==> flow/design.v (excerpt) <==
module LASER (
	input CLK,
	input RST,
	input [3:0] X,
	input [3:0] Y,
	output reg [3:0] C1X,
	output reg [3:0] C1Y,
	output reg [3:0] C2X,
	output reg [3:0] C2Y,
	output DONE
);
clock: 6.84 ns
lec_check: 0
abc_area: 0
cap_margin: 30
cell_pad_in_sites_global_placement: 3
core_aspect_ratio: 0.54
core_margin: 9
core_utilization: 46
cts_cluster_diameter: 112
gpl_routability_driven: 0
max_routing_layer: met4
min_routing_layer: met2
setup_slack_margin: 1.38
slew_margin: 5
tns_end_percent: 95
run.sh (not shown) runs the stock make flow with config.mk's settings and CLKGATE_MAP_FILE=.
The starting point ended with an error in 5_1_grt (GRT-0116).
==> next run, changes <==
Settings changed: ABC_AREA 0 to not set, CAP_MARGIN 30 to 20, CELL_PAD_IN_SITES_GLOBAL_PLACEMENT 3 to not set, CORE_ASPECT_RATIO 0.54 to not set, CORE_MARGIN 9 to 2, CORE_UTILIZATION 46 to 72, CTS_CLUSTER_DIAMETER 112 to not set, CTS_CLUSTER_SIZE set to 27, GPL_ROUTABILITY_DRIVEN 0 to not set, MAX_ROUTING_LAYER met4 to not set, MIN_ROUTING_LAYER met2 to not set, PLACE_DENSITY_LB_ADDON set to 0.0, SETUP_SLACK_MARGIN 1.38 to 0.62, SLEW_MARGIN 5 to 20, TNS_END_PERCENT 95 to not set.
Clock period 6.84 ns to 8.09 ns, I/O delays scaled along.
After rerunning: The new run finished with setup timing left. Die area drops by 44%. Area after synthesis is unchanged. Synthesized cell count does not change.
==> next run, changes <==
Settings changed: CORE_ASPECT_RATIO set to 0.5, CORE_UTILIZATION 72 to 68, SETUP_SLACK_MARGIN 0.62 to 1.41.
Clock period 8.09 ns to 4.88 ns, I/O delays scaled along.
After rerunning: The changed run completed and failed the layout checks on setup timing. Clock-buffer cell count drops by 7. Sequential cell count is unchanged. Via count goes up by about 5%. Critical path depth decreases by 4. Sequential power grows by about 65%. Cell area grows by 0.57%. Global-route usage climbs by 1.5 points. Fmax came out higher by about 0.8%. First-iteration DRC count went up by 24%. Combinational power rises by about 80%.
==> next run, changes <==
Settings changed: ABC_AREA set to 1, CAP_MARGIN 20 to 30, CORE_ASPECT_RATIO 0.5 to not set, CORE_UTILIZATION 68 to 46, CTS_CLUSTER_SIZE 27 to not set, PLACE_DENSITY_LB_ADDON 0.0 to not set, SETUP_SLACK_MARGIN 1.41 to not set, SLEW_MARGIN 20 to 5, TNS_END_PERCENT set to 95.
Clock period 4.88 ns to 6.84 ns, I/O delays scaled along.
The changed run finished but failed the layout checks on setup timing.
Sequential cell count does not change.
Register-to-register slack improved by 3.5 ns.
Synthesized cell count is higher by well over a third.
Design area increases by a little under a tenth.
Hold slack got worse by 0.029 ns.
Wire length came out lower by about a fifth.
Via count grows by a few percent.
Die area rose by well over a third.

========
Setup of harbor:
LASER again, from the RTL that the note above started with.
Settings: LEC_CHECK=0, CAP_MARGIN=20, CORE_MARGIN=2, CORE_UTILIZATION=40, SETUP_SLACK_MARGIN=2.52, SLEW_MARGIN=20; clock period 8.78 ns.
## Diff of input files: raven against harbor
- CORE_ASPECT_RATIO newly set to 0.53
- SETUP_SLACK_MARGIN changed from 2.52 to 1.35
- CTS_CLUSTER_SIZE newly set to 39
- PLACE_DENSITY_LB_ADDON newly set to 0.0
- CORE_UTILIZATION changed from 40 to 70
- the clock period (ns, I/O delays scaled along) changed from 8.78 to 4.93
### Flow results
Looking across harbor and raven, the single run that reached the end with no open violations was harbor. raven against harbor: highest net fanout along the worst path decreased 1; proportion of power drawn by combinational gates increased 0.4 points. Compared with harbor, in raven total power up 0.0026 W; post-route standard cell area excluding fillers moved up; leakage dissipation increased 9.8%; power share of the sequential group now sits higher; area of the multi-input gates dropped 54 um2. harbor has a higher die outline area than raven.
[inputs] cedar vs raven
- removing CTS_CLUSTER_SIZE (formerly 39)
- removing CORE_ASPECT_RATIO (formerly 0.53)
- changing SETUP_SLACK_MARGIN from 1.35 to 1.7
- removing PLACE_DENSITY_LB_ADDON (formerly 0.0)
- changing CORE_UTILIZATION from 70 to 64
- changing the clock period (ns, I/O delays scaled along) from 4.93 to 6.3
### Flow results
Post-route standard cell area excluding fillers: raven vs cedar, no meaningful difference. On cedar: total global-route track usage is 14 points lower than what raven gave. The met2 track demand over resource in global routing in cedar was lower than what raven gave. Summary — wire length on met2, cedar relative to raven: lower, by about 3.3%. Ran to the end and failed final checks on negative setup slack: cedar. Taking raven as the reference, in cedar die span in x went down by 23%; overall chip area went up by about 9%; total routed wirelength went down by 17000 um; total of plain and repair buffers excluding clock buffers went down by 39; well-tap cell count went up by about 7%. cedar -> raven: area share of xor/xnor cells in the synthesized design delta 0, exact match.
### cedar -> nickel
- CORE_UTILIZATION: 64 -> 72
- SETUP_SLACK_MARGIN: 1.7 -> 0.97
- CTS_CLUSTER_DIAMETER: unset -> 58
- CTS_CLUSTER_SIZE: unset -> 35
- PLACE_DENSITY_LB_ADDON: unset -> 0.0
- the clock period (ns, I/O delays scaled along): 6.3 -> 7.62
### Flow results
Relative to cedar, the count of filler cells inserted in the layout of nickel is lower by 762.
Layout checks on nickel: not met. Flow itself completed; violations: negative setup slack.
cedar ran in full, but the layout does not pass; the checks complain about negative setup slack.
Compared to cedar, nickel was floorplanned on a smaller die.
Between nickel and cedar, it is nickel whose power consumption is lower, by 22%.
nickel: total number of vias 6.4% above cedar
| total clock network power | higher: cedar |
Taking nickel as 1.0, cedar lands at 1.08 on count of plain and timing-repair buffers in the layout.
Comparing cedar and nickel, the lower share of power burned in the clock network was measured on nickel.

========
Starting RTL as in the previous note.
clock: 6.84 ns
lec_check: 0
abc_area: 0
cap_margin: 30
cell_pad_in_sites_global_placement: 3
core_aspect_ratio: 0.54
core_margin: 9
core_utilization: 46
cts_cluster_diameter: 112
gpl_routability_driven: 0
max_routing_layer: met4
min_routing_layer: met2
place_density: 0.48
setup_slack_margin: 0.93
slew_margin: 5
tns_end_percent: 95
The first run did not get past global routing (5_1_grt) on GRT-0116.
Then changed:
ABC_AREA = not set   (was 0)
CAP_MARGIN = 20   (was 30)
CELL_PAD_IN_SITES_GLOBAL_PLACEMENT = not set   (was 3)
CORE_ASPECT_RATIO = not set   (was 0.54)
CORE_MARGIN = 2   (was 9)
CORE_UTILIZATION = 65   (was 46)
CTS_CLUSTER_DIAMETER = 57   (was 112)
CTS_CLUSTER_SIZE = 64   (was not set)
GPL_ROUTABILITY_DRIVEN = not set   (was 0)
MAX_ROUTING_LAYER = not set   (was met4)
MIN_ROUTING_LAYER = not set   (was met2)
PLACE_DENSITY = not set   (was 0.48)
SETUP_SLACK_MARGIN = -0.57   (was 0.93)
SLEW_MARGIN = 20   (was 5)
TNS_END_PERCENT = not set   (was 95)
clock period = 7.18 ns   (was 6.84 ns; I/O delays follow)
Now the flow produced a layout that fails on negative setup slack.
Area after synthesis is unchanged.
Die area goes down by about 38%.
Synthesized cell count is unchanged.
Then changed:
CORE_UTILIZATION = 59   (was 65)
CTS_CLUSTER_DIAMETER = not set   (was 57)
CTS_CLUSTER_SIZE = not set   (was 64)
SETUP_SLACK_MARGIN = not set   (was -0.57)
clock period = 8.78 ns   (was 7.18 ns; I/O delays follow)
With this change the flow finished clean.
Non-clock buffer count came out lower by 124.
Clock skew came out lower by 0.033 ns.
Routed wire length barely changes.
Then changed:
ABC_AREA = 0   (was not set)
CAP_MARGIN = 30   (was 20)
CORE_UTILIZATION = 46   (was 59)
CTS_CLUSTER_DIAMETER = 112   (was not set)
GPL_ROUTABILITY_DRIVEN = 0   (was not set)
SLEW_MARGIN = 5   (was 20)
TNS_END_PERCENT = 95   (was not set)
clock period = 6.84 ns   (was 8.78 ns; I/O delays follow)
Result: The changed run finished but fails on negative setup slack. Via count goes up by a few percent. Maximum frequency goes up by a few percent. Sequential cell count is unchanged. Wire length goes up by a few percent.
Then changed:
ABC_AREA = not set   (was 0)
CAP_MARGIN = 20   (was 30)
CORE_UTILIZATION = 56   (was 46)
CTS_CLUSTER_DIAMETER = not set   (was 112)
GPL_ROUTABILITY_DRIVEN = not set   (was 0)
SLEW_MARGIN = 20   (was 5)
TNS_END_PERCENT = not set   (was 95)
clock period = 4.99 ns   (was 6.84 ns; I/O delays follow)
Result:
- The changed run ran to the end with violations: negative setup slack
- non-clock buffer count came out higher by 71
- global-route usage came out higher by 6.3 points
- wire length came out lower by about 0.9%
- sequential cell count does not change
- total power came out higher by about 34%
- cell count came out lower by about 2.3%
- setup slack is worse by 1.9 ns
- die size came out lower by 18%
- count of clock-buffer cells in the layout came out lower by 3
- final area came out higher by 1.1%
- combinational power came out higher by about 33%
Then changed:
ABC_AREA = 0   (was not set)
CELL_PAD_IN_SITES_DETAIL_PLACEMENT = 0   (was not set)
CORE_UTILIZATION = 72   (was 56)
CTS_CLUSTER_SIZE = 40   (was not set)
MAX_ROUTING_LAYER = met5   (was not set)
PLACE_DENSITY_LB_ADDON = 0.0   (was not set)
SETUP_SLACK_MARGIN = 0.78   (was not set)
clock period = 8.25 ns   (was 4.99 ns; I/O delays follow)
Outcome: The new run completed and failed the layout checks on negative setup slack; power fell by well over a third; global-route usage is higher by 12 points; sequential share of layout area climbs by 2.3 points; cell area shrinks by a few percent; fmax decreases by a few percent; clock-buffer cell count falls by 1; synthesized area does not change; sequential power goes down by well over a third; die size falls by about a fifth.
Power is estimated from default activity; no workload was simulated.
